Setup of before:
Design convolution_stage2, start of the top module:
module convolution_stage2 (
          in1,
          in2,
          in3,
          in4,
          in5,
          in6,
          in7,
          in8,
          clk,
          rst,
          start,
          conv_out
  );
clock: 14.0 ns
lec_check: 0
abc_area: 1
cap_margin: 20
core_aspect_ratio: 0.5
core_margin: 2
core_utilization: 40
cts_cluster_diameter: 342
cts_cluster_size: 100
setup_slack_margin: -1.33
slew_margin: 20
tns_end_percent: 15
run.sh (not shown) runs the stock make flow with config.mk's settings and CLKGATE_MAP_FILE=.
## Diff of input files: after against before
# before
export LEC_CHECK = 0
export ABC_AREA = 1
export CAP_MARGIN = 20
export CORE_ASPECT_RATIO = 0.5
export CORE_MARGIN = 2
export CORE_UTILIZATION = 40
export CTS_CLUSTER_DIAMETER = 342
export CTS_CLUSTER_SIZE = 100
export SETUP_SLACK_MARGIN = -1.33
export SLEW_MARGIN = 20
export TNS_END_PERCENT = 15
create_clock -name core_clock -period 14.0 [get_ports {clk}]
# after
export LEC_CHECK = 0
export CAP_MARGIN = 20
export CELL_PAD_IN_SITES_DETAIL_PLACEMENT = 2
export CELL_PAD_IN_SITES_GLOBAL_PLACEMENT = 1
export CORE_MARGIN = 2
export CORE_UTILIZATION = 27
export CTS_CLUSTER_SIZE = 33
export GPL_ROUTABILITY_DRIVEN = 1
export SLEW_MARGIN = 20
create_clock -name core_clock -period 14.0 [get_ports {clk}]
## What came out
- The chip area of after is higher than that of before.
- Against before, after comes in 1352 lower on number of logic gates.
- after -> before: sequential cell count of the final layout flat
- Share of the final layout cell area in multi-input gates: before and after compared, higher one is after
- Setup slack in after is larger than in before.
- Critical path depth shrinks by more than 10% when moving from before to after.
- after vs. before: floorplan core area went up by about 40%, post-synthesis share of cell area spent on and-or and or-and gates essentially unchanged, non-clock buffer count shows an increase of 21%.
- after: no failed stages, no open violations at the end
- Looking at the reports, before completed the entire flow and the layout it produced met the timing, DRC and antenna checks.

========
Starting RTL as in the previous note.
==> flow/config.mk <==
export PLATFORM = sky130hd
export DESIGN_NAME = convolution_stage2
export DESIGN_NICKNAME = convolution_stage2
export VERILOG_FILES = /design/flow/design.v
export SDC_FILE = /design/flow/constraint.sdc
export NUM_CORES = 4
export LEC_CHECK = 0
export ABC_AREA = 0
export CAP_MARGIN = 20
export CORE_ASPECT_RATIO = 1.79
export CORE_MARGIN = 4
export CORE_UTILIZATION = 48
export CTS_CLUSTER_DIAMETER = 331
export CTS_CLUSTER_SIZE = 43
export GPL_ROUTABILITY_DRIVEN = 0
export GPL_TIMING_DRIVEN = 1
export HOLD_SLACK_MARGIN = 0.06
export MAX_ROUTING_LAYER = met5
export PLACE_DENSITY_LB_ADDON = 0.3
export SETUP_SLACK_MARGIN = 0.21
export SLEW_MARGIN = 10
export TNS_END_PERCENT = 15
==> flow/constraint.sdc <==
create_clock -name core_clock -period 10.2 [get_ports {clk}]
set_input_delay 2.0400 -clock core_clock [delete_from_list [all_inputs] [get_ports {clk}]]
set_output_delay 2.0400 -clock core_clock [all_outputs]
set_load 0.01 [all_outputs]
The baseline completed and failed the layout checks on setup timing.
Rerun with:
- CORE_ASPECT_RATIO: 1.79 -> 1.43
- CORE_MARGIN: 4 -> 2
- CORE_UTILIZATION: 48 -> 70
- CTS_CLUSTER_DIAMETER: 331 -> default
- CTS_CLUSTER_SIZE: 43 -> default
- HOLD_SLACK_MARGIN: 0.06 -> default
- PLACE_DENSITY: default -> 0.67
- PLACE_DENSITY_LB_ADDON: 0.3 -> default
- SETUP_SLACK_MARGIN: 0.21 -> 1.91
- SLEW_MARGIN: 10 -> 25
- TNS_END_PERCENT: 15 -> 95
Result: The new run aborted during global routing; die area fell by 33%; synthesized area is unchanged; synthesized cell count is unchanged.
Rerun with:
- CORE_ASPECT_RATIO: 1.43 -> 0.5
- CORE_MARGIN: 2 -> 4
- CORE_UTILIZATION: 70 -> 48
- CTS_CLUSTER_DIAMETER: default -> 331
- CTS_CLUSTER_SIZE: default -> 43
- GPL_ROUTABILITY_DRIVEN: 0 -> 1
- HOLD_SLACK_MARGIN: default -> 0.06
- PLACE_DENSITY: 0.67 -> default
- PLACE_DENSITY_LB_ADDON: default -> 0.3
- SETUP_SLACK_MARGIN: 1.91 -> 0.21
- SLEW_MARGIN: 25 -> 5
- TNS_END_PERCENT: 95 -> 15
Outcome:
- With this change the flow finished but failed the layout checks on setup timing
- area after synthesis stays the same
- die area increases by 49%
- synthesized cell count does not change
Rerun with:
- GPL_ROUTABILITY_DRIVEN: 1 -> 0
- PLACE_DENSITY_LB_ADDON: 0.3 -> 0.29
- SETUP_SLACK_MARGIN: 0.21 -> -0.97
- SLEW_MARGIN: 5 -> 25
Outcome: The new run finished with setup timing left; flip-flop count stays the same; global-route usage is higher by 0.13 points; non-clock buffer count is higher by 100; final area is higher by 0.53%; core utilization is higher by 0.34 points; worst hold slack loses 0.012 ns; routed wire length stays flat; worst setup slack loses 0.22 ns; cell count is higher by 1.0%.

========
## the baseline
Starting RTL as in the previous note.
make LEC_CHECK=0 ABC_AREA=1 CAP_MARGIN=20 CELL_PAD_IN_SITES_GLOBAL_PLACEMENT=3 CORE_ASPECT_RATIO=1.43 CORE_MARGIN=2 CORE_UTILIZATION=60 GPL_ROUTABILITY_DRIVEN=0 GPL_TIMING_DRIVEN=1 MAX_ROUTING_LAYER=met4 MIN_ROUTING_LAYER=met2 PLACE_DENSITY=0.49 SETUP_SLACK_MARGIN=-0.19 SLEW_MARGIN=25 TNS_END_PERCENT=95 finish   # period 14.5 ns
The baseline: GPL-0301 in global placement without I/O -> run aborted
Input-level comparison between the candidate and the baseline:
Settings: SETUP_SLACK_MARGIN: -0.19 -> unset; GPL_ROUTABILITY_DRIVEN: 0 -> unset; CORE_ASPECT_RATIO: 1.43 -> unset; MIN_ROUTING_LAYER: met2 -> unset; TNS_END_PERCENT: 95 -> unset; CELL_PAD_IN_SITES_GLOBAL_PLACEMENT: 3 -> unset; PLACE_DENSITY: 0.49 -> unset; CORE_UTILIZATION: 60 -> 40; SLEW_MARGIN: 25 -> 20; ABC_AREA: 1 -> unset; GPL_TIMING_DRIVEN: 1 -> unset; MAX_ROUTING_LAYER: met4 -> unset; the clock period (ns, I/O delays scaled along): 14.5 -> 13.5.
Results
The candidate went all the way through synthesis, placement and routing and the layout is clean on timing, DRC and antenna. Relative to the baseline, the overall die width measured on the candidate has increased by more than a quarter. Diff the baseline -> the candidate: sequential element share of the synthesized area was more or less identical, die area increased about 40%, average cell area after synthesis saw an increase, post-synthesis chip area from yosys fell by 5.6%, number of unique standard cell types used by synthesis lost 7. Compared with the baseline, the candidate improves area after synthesis.

========
== exp/garnet ==
Starting RTL as in the previous note.
clock: 6.47 ns
lec_check: 0
abc_area: 1
cap_margin: 20
core_margin: 2
core_utilization: 72
cts_cluster_diameter: 379
cts_cluster_size: 100
setup_slack_margin: -0.62
slew_margin: 20
exp/garnet: GRT-0116 in global routing -> run aborted
Input-level comparison between exp/umber and exp/garnet:
Settings: SETUP_SLACK_MARGIN now 2.6, was -0.62; ABC_AREA no longer set, was 1; CTS_CLUSTER_DIAMETER no longer set, was 379; CORE_UTILIZATION now 58, was 72; CTS_CLUSTER_SIZE no longer set, was 100; the clock period (ns, I/O delays scaled along) now 10.2, was 6.47.
Going from exp/garnet to exp/umber, number of standard cells reported by yosys went down about 24%; height of the chip saw an increase; post-synthesis area per instance went up.
Combined area of all synthesized cells (higher): exp/garnet
Status: fraction of the mapped netlist area in compound gates parity (exp/umber, exp/garnet)
Each of exp/garnet and exp/umber falls short of a clean finish.
[flow] exp/umber | stages: complete | final checks: fail | reason: setup timing
Here is what was changed in the inputs of exp/juniper compared with exp/umber.
Settings: CORE_UTILIZATION: 58 -> 24; SETUP_SLACK_MARGIN: 2.6 -> unset; the clock period (ns, I/O delays scaled along): 10.2 -> 13.5.
Findings:
Every stage of the flow completed for exp/juniper, and the final layout passed the timing, DRC and antenna checks. Re DRC violation count after routing: no difference whatsoever between exp/umber and exp/juniper. In the reports for exp/juniper and exp/umber, the smaller post-layout instance area belongs to exp/juniper. Placement-stage worst setup slack for exp/juniper: 1.93 ns up relative to exp/umber.
> inputs changed (exp/juniper -> exp/violet)
Settings: SETUP_SLACK_MARGIN newly set to -0.12; CORE_UTILIZATION changed from 24 to 68; the clock period (ns, I/O delays scaled along) changed from 13.5 to 11.9.
Notes after the runs:
- In the summary table, exp/violet is marked failed, with error GRT-0116 raised in global routing.
- Of exp/juniper and exp/violet, the lower number of buffers inserted to repair setup after CTS belongs to exp/juniper.
- Re clock buffer count from CTS: no difference whatsoever between exp/violet and exp/juniper.
- Diff exp/juniper..exp/violet | area after synthesis | unchanged

========
Starting RTL as in the previous note.
==> flow/config.mk <==
export PLATFORM = sky130hd
export DESIGN_NAME = convolution_stage2
export DESIGN_NICKNAME = convolution_stage2
export VERILOG_FILES = /design/flow/design.v
export SDC_FILE = /design/flow/constraint.sdc
export NUM_CORES = 4
export LEC_CHECK = 0
export ABC_AREA = 0
export CAP_MARGIN = 20
export CORE_ASPECT_RATIO = 0.94
export CORE_MARGIN = 2
export CORE_UTILIZATION = 71
export CTS_CLUSTER_SIZE = 37
export GPL_ROUTABILITY_DRIVEN = 1
export GPL_TIMING_DRIVEN = 1
export MAX_ROUTING_LAYER = met5
export SETUP_SLACK_MARGIN = 0.21
export SLEW_MARGIN = 25
export TNS_END_PERCENT = 95
==> flow/constraint.sdc <==
create_clock -name core_clock -period 11.7 [get_ports {clk}]
set_input_delay 2.3400 -clock core_clock [delete_from_list [all_inputs] [get_ports {clk}]]
set_output_delay 2.3400 -clock core_clock [all_outputs]
set_load 0.01 [all_outputs]
The first run died in global routing on GRT-0232.
Then changed:
Settings changed: CORE_UTILIZATION 71 to 65, CTS_CLUSTER_SIZE 37 to default.
Clock period 11.7 ns to 7.48 ns, I/O delays scaled along.
The changed run reached the layout checks and failed them: negative setup slack.
Synthesized cell count is unchanged.
Die size came out higher by roughly a tenth.
Synthesized area stays the same.
Then changed:
Settings changed: CORE_ASPECT_RATIO 0.94 to 0.71, CORE_UTILIZATION 65 to 70, CTS_CLUSTER_SIZE from default to 37, HOLD_SLACK_MARGIN from default to 0.3, MAX_ROUTING_LAYER met5 to met4, SETUP_SLACK_MARGIN 0.21 to 2.15.
Clock period 7.48 ns to 7.53 ns, I/O delays scaled along.
The new run died in global routing, error ODB-0269.
Area after synthesis stays the same.
Die area decreases by 7.0%.
Synthesized cell count is unchanged.
Then changed:
Settings changed: ABC_AREA 0 to default, CORE_ASPECT_RATIO 0.71 to default, CORE_UTILIZATION 70 to 52, CTS_CLUSTER_SIZE 37 to default, GPL_ROUTABILITY_DRIVEN 1 to default, GPL_TIMING_DRIVEN 1 to default, HOLD_SLACK_MARGIN 0.3 to default, MAX_ROUTING_LAYER met4 to default, SETUP_SLACK_MARGIN 2.15 to default, SLEW_MARGIN 25 to 20, TNS_END_PERCENT 95 to default.
Clock period 7.53 ns to 8.15 ns, I/O delays scaled along.
Effect: The changed run finished with negative setup slack left. Area after synthesis does not change. Die size is higher by a quarter to a third. Synthesized cell count stays the same.

========
Setup of run 1:
Starting RTL as in the previous note.
clock: 6.47 ns
lec_check: 0
abc_area: 1
cap_margin: 20
core_margin: 2
core_utilization: 72
cts_cluster_diameter: 379
cts_cluster_size: 99
setup_slack_margin: -0.62
slew_margin: 20
Run 1 did not run to completion, as it errored out during 5_1_grt.
diff inputs: run 1 => run 2
Settings: CORE_UTILIZATION now 68, was 72; CTS_CLUSTER_SIZE now 41, was 99; SETUP_SLACK_MARGIN no longer set, was -0.62; ABC_AREA no longer set, was 1; CTS_CLUSTER_DIAMETER no longer set, was 379; the clock period (ns, I/O delays scaled along) now 12.2, was 6.47.
Notes after the runs:
Going from run 1 to run 2, synthesized netlist cell count shrank by more than 10%.
The final report for run 2 shows a completed flow and a layout that fails verification, specifically setup timing.
Synthesized-area fraction occupied by xor and xnor cells sits higher in run 2 than in run 1.
Run 2 has effective utilization at floorplan below what run 1 had.
Run 2 vs run 1 on pre-CTS setup slack: run 2 is the higher one.
Against run 1, synthesized area in run 2 fell by a few percent.
Sort run 1 and run 2 by summed standard-cell area reported by yosys, descending, and run 1 comes first.
Run 1 -> run 2: horizontal extent of the die flat
Looking at synthesized-area fraction occupied by adder cells, run 2 sits 3.2 points higher than run 1 does.
From run 1 to run 2 the numbers moved as follows: cell area after placement now sits lower; chip area now sits at about the same level.
### run 2 -> run 3
Settings: clearing CTS_CLUSTER_SIZE, which used to be 41; swapping 68 for 58 in CORE_UTILIZATION; swapping 12.2 for 10.0 in the clock period (ns, I/O delays scaled along).
==> results <==
[flow] run 3 | stages: complete | final checks: fail | reason: setup timing. Of run 2 and run 3, run 3 shows the lower largest net degree at the start of global routing, with run 2 above it. Re highest fanout seen on the critical path: run 3 is 17 down on run 2. Changes observed in run 3 relative to run 2: filler cell count went up 2894; final setup slack of the worst path went down 1.75 ns. Run 3 against run 2; number of antenna cells inserted is down by more than 10%. The sequential share of layout area of run 3 and that of run 2 are within noise of each other. Looking at buffer count from post-CTS setup fixing, run 3 sits above run 2.

========
convolution_stage2 again, from the RTL that the note above started with.
==> flow/design.v (excerpt) <==
module convolution_stage2 (
          in1,
          in2,
          in3,
          in4,
          in5,
          in6,
          in7,
          in8,
          clk,
          rst,
          start,
          conv_out
  );
clock: 7.61 ns
lec_check: 0
abc_area: 0
cap_margin: 20
core_aspect_ratio: 0.71
core_margin: 2
core_utilization: 70
gpl_routability_driven: 0
gpl_timing_driven: 1
max_routing_layer: met5
place_density: 0.67
setup_slack_margin: -0.47
slew_margin: 25
tns_end_percent: 95
The baseline never finished: it broke off in 5_1_grt.
Rerun with:
Settings changed: CTS_CLUSTER_SIZE set to 37, GPL_ROUTABILITY_DRIVEN 0 to 1, MAX_ROUTING_LAYER met5 to met4, PLACE_DENSITY 0.67 to unset, SETUP_SLACK_MARGIN -0.47 to 2.15.
Clock period 7.61 ns to 12.3 ns, I/O delays scaled along.
Now the flow produced a layout that fails on setup timing.
Synthesized area stays the same.
Die size stays the same.
Synthesized cell count stays the same.
Rerun with:
Settings changed: CORE_ASPECT_RATIO 0.71 to 1.43, CORE_UTILIZATION 70 to 71, CTS_CLUSTER_SIZE 37 to 42, SETUP_SLACK_MARGIN 2.15 to 0.21.
Clock period 12.3 ns to 12.2 ns, I/O delays scaled along.
=> The new run never finished: it broke off in 5_1_grt; die size falls by 1.4%; synthesized area does not change; synthesized cell count does not change.
Rerun with:
Settings changed: CORE_ASPECT_RATIO 1.43 to 0.94, CORE_UTILIZATION 71 to 58, CTS_CLUSTER_SIZE 42 to unset, GPL_ROUTABILITY_DRIVEN 1 to 0, MAX_ROUTING_LAYER met4 to met5, PLACE_DENSITY set to 0.49.
Clock period 12.2 ns to 7.48 ns, I/O delays scaled along.
This time the run completed and failed the layout checks on setup timing.
Synthesized cell count is unchanged.
Die size climbs by 22%.
Area after synthesis stays the same.
Rerun with:
Settings changed: CORE_ASPECT_RATIO 0.94 to 0.5, CORE_MARGIN 2 to 4, CORE_UTILIZATION 58 to 48, CTS_CLUSTER_DIAMETER set to 331, CTS_CLUSTER_SIZE set to 43, HOLD_SLACK_MARGIN set to 0.06, TNS_END_PERCENT 95 to 15.
Clock period 7.48 ns to 10.2 ns, I/O delays scaled along.
The changed run ran to the end with violations: setup timing.
Design area came out lower by 3.2%.
Via count went down by 3.2%.
Clock-buffer cell count does not change.
Setup slack gains 2.1 ns.
Utilization shrinks by 15 points.
First-iteration DRC count shrinks by 18%.
Non-clock buffer count is lower by 237.
Synthesized area does not change.
Critical path depth went down by 1.

========
## north
convolution_stage2 again, from the RTL that the note above started with.
make LEC_CHECK=0 ABC_AREA=1 CAP_MARGIN=20 CELL_PAD_IN_SITES_GLOBAL_PLACEMENT=3 CORE_ASPECT_RATIO=1.43 CORE_MARGIN=2 CORE_UTILIZATION=60 CTS_CLUSTER_SIZE=48 GPL_ROUTABILITY_DRIVEN=0 GPL_TIMING_DRIVEN=0 HOLD_SLACK_MARGIN=0.2 MAX_ROUTING_LAYER=met4 MIN_ROUTING_LAYER=met1 PLACE_DENSITY=0.49 SETUP_SLACK_MARGIN=-0.19 SLEW_MARGIN=25 TNS_END_PERCENT=95 finish   # period 14.5 ns
north: GPL-0301 in 3_1_place_gp_skip_io -> run aborted
For south, these inputs were changed with respect to north:
Settings: clearing HOLD_SLACK_MARGIN, which used to be 0.2; swapping -0.19 for 2.58 in SETUP_SLACK_MARGIN; clearing CTS_CLUSTER_SIZE, which used to be 48; swapping 0.49 for 0.67 in PLACE_DENSITY; swapping 0 for 1 in GPL_TIMING_DRIVEN; swapping 1 for 0 in ABC_AREA; clearing CELL_PAD_IN_SITES_GLOBAL_PLACEMENT, which used to be 3; swapping met4 for met5 in MAX_ROUTING_LAYER; swapping 60 for 72 in CORE_UTILIZATION; clearing MIN_ROUTING_LAYER, which used to be met1; swapping 14.5 for 10.2 in the clock period (ns, I/O delays scaled along).
Findings:
- Of south and north, north shows the higher post-synthesis share of cell area spent on and, or, nand and nor gates, with south below it.
- Looking at yosys stat cell total, south sits 2281 below north.
- south failed in 5_1_grt with GRT-0116.
- Where netlist area before placement is concerned, north is outperformed by south.
- Summary of the comparison: starting density of the core is higher in south, relative to north.
- From north to south, synthesis-stage register bit count did not move at all.
- Looking at south and north, the sequential fraction of the synthesis area is a wash.
- south improves on north in die size.
- Comparing south and north, adder-cell share of the synthesized area is lower on north.
- Chip area estimate from yosys synthesis for south is lower than for north.
